Setup of run A:
Design router_top, start of the top module:
module router_top (
    input clock,
    input resetn,
    input packet_valid,
    input [7:0] data_in,
    input read_enb_0, read_enb_1, read_enb_2,
    output [7:0] data_out_0, data_out_1, data_out_2,
    output vld_out_0, vld_out_1, vld_out_2,
    output err,
    output busy
);
    wire [7:0] dout;
    wire [2:0] write_enb;
    wire [2:0] soft_reset;
    wire write_enb_reg;
    wire [2:0] read_enb;
    wire [2:0] empty;
    wire [2:0] full;
    wire lfd_state;
    wire detect_add;
    wire ld_state;
    wire laf_state;
    wire full_state;
    wire fifo_full;
    wire rst_int_reg;
    wire parity_done;
    wire low_packet_valid;
    assign read_enb = {read_enb_2, read_enb_1, read_enb_0};
    router_fsm FSM (.clock(clock), .resetn(resetn), .packet_valid(packet_valid), .data_in(data_in), .parity_done(parity_done), .soft_reset_0(soft_reset[0]), .soft_reset_1(soft_reset[1]), .soft_reset_2(soft_reset[2]), .fifo_full(fifo_full), .low_packet_valid(low_packet_valid), .fifo_empty_0(empty[0]), .fifo_empty_1(empty[1]), .fifo_empty_2(empty[2]), .detect_add(detect_add), .ld_state(ld_state), .laf_state(laf_state), .lfd_state(lfd_state), .full_state(full_state), .write_enb_reg(write_enb_reg), .rst_int_reg(rst_int_reg), .busy(busy));
  ...
Size: ~1,300 cells after synthesis, roughly 43 I/O pins, ~21,000 um2 of cells after synthesis.
clock: 4.48 ns
lec_check: 0
cap_margin: 20
core_aspect_ratio: 0.8
core_margin: 2
core_utilization: 41
gpl_timing_driven: 0
place_density_lb_addon: 0.24
setup_slack_margin: 0.01
slew_margin: 20
tns_end_percent: 35
run.sh (not shown) runs the stock make flow with config.mk's settings and CLKGATE_MAP_FILE=.
Run A completed end to end with timing, DRC and antenna clean.
Input changes introduced in run B (baseline for comparison: run A):
Settings: CORE_UTILIZATION: 41 -> 72; CORE_ASPECT_RATIO: 0.8 -> unset; TNS_END_PERCENT: 35 -> unset; GPL_TIMING_DRIVEN: 0 -> unset; CTS_CLUSTER_SIZE: unset -> 96; SETUP_SLACK_MARGIN: 0.01 -> unset; PLACE_DENSITY_LB_ADDON: 0.24 -> unset; ABC_AREA: unset -> 1; the clock period (ns, I/O delays scaled along): 4.48 -> 1.98.
Results
FAIL: run B; every other run in run A and run B is clean
Run A ended up with multiplexers as its largest family of logic cells by area; run B ended up with AND-OR/OR-AND gates.
Between run A and run B, areal power density over the cells increased.
For share of synthesized cell area in full adder, half adder and majority cells, run A and run B come out practically identical.
Re final wirelength: run B is about 54% up on run A.
Higher synthesis-to-finish area growth was reported by run B, not run A.
From run A to run B the numbers moved as follows: half-perimeter wire length after placement +about 17%, share of total power in the clock network now smaller, count of instances resized after the clock tree is built picked up an extra 30.
Between run A and run B, the total power is lower for run A.
### run B -> run C
Settings: SETUP_SLACK_MARGIN: unset -> 0.57; CTS_CLUSTER_SIZE: 96 -> 72; PLACE_DENSITY_LB_ADDON: unset -> 0.01; HOLD_SLACK_MARGIN: unset -> 0.29; CORE_UTILIZATION: 72 -> 70.
==> results <==
Ran to the end and failed final checks on setup timing: run C. Cmp run C vs run B: via count of the first global-routing pass lower in run C. Lower met2 demand-to-capacity share in global routing goes to run C over run B. [compare] base=run B new=run C: post-CTS setup buffer count moved up; number of cells after detailed placement decreased by 45 relative to the old numbers. Relative to run B, biggest cell delay along the critical path has gone down in run C.
Setup changes, run C to run D
Settings: an added PLACE_DENSITY of 0.74; a deleted SETUP_SLACK_MARGIN that had been 0.57; a change of CORE_UTILIZATION from 70 to 72; a change of CTS_CLUSTER_SIZE from 72 to 10; an added TNS_END_PERCENT of 5; a deleted PLACE_DENSITY_LB_ADDON that had been 0.01; a deleted HOLD_SLACK_MARGIN that had been 0.29.
### Flow results
Across run C and run D, no clean finish was achieved. [run C] flow finished | final checks: failed | reasons: setup timing. Run D: all stages done; final checks FAILED (setup timing). Compared to run C, run D has routed wire length 4.5 mm lower. Run C -> run D: count of buffers inserted at the top-level ports delta 0, exact match. Changes observed in run D relative to run C: part of the power in the clock network shows an increase of 0.4 points; utilization of the core after routing shows no meaningful change; via-per-instance ratio shows a reduction of 0.19; global-route track usage on met1 shows an increase of 1.4 points.
Power is estimated from default activity; no workload was simulated.
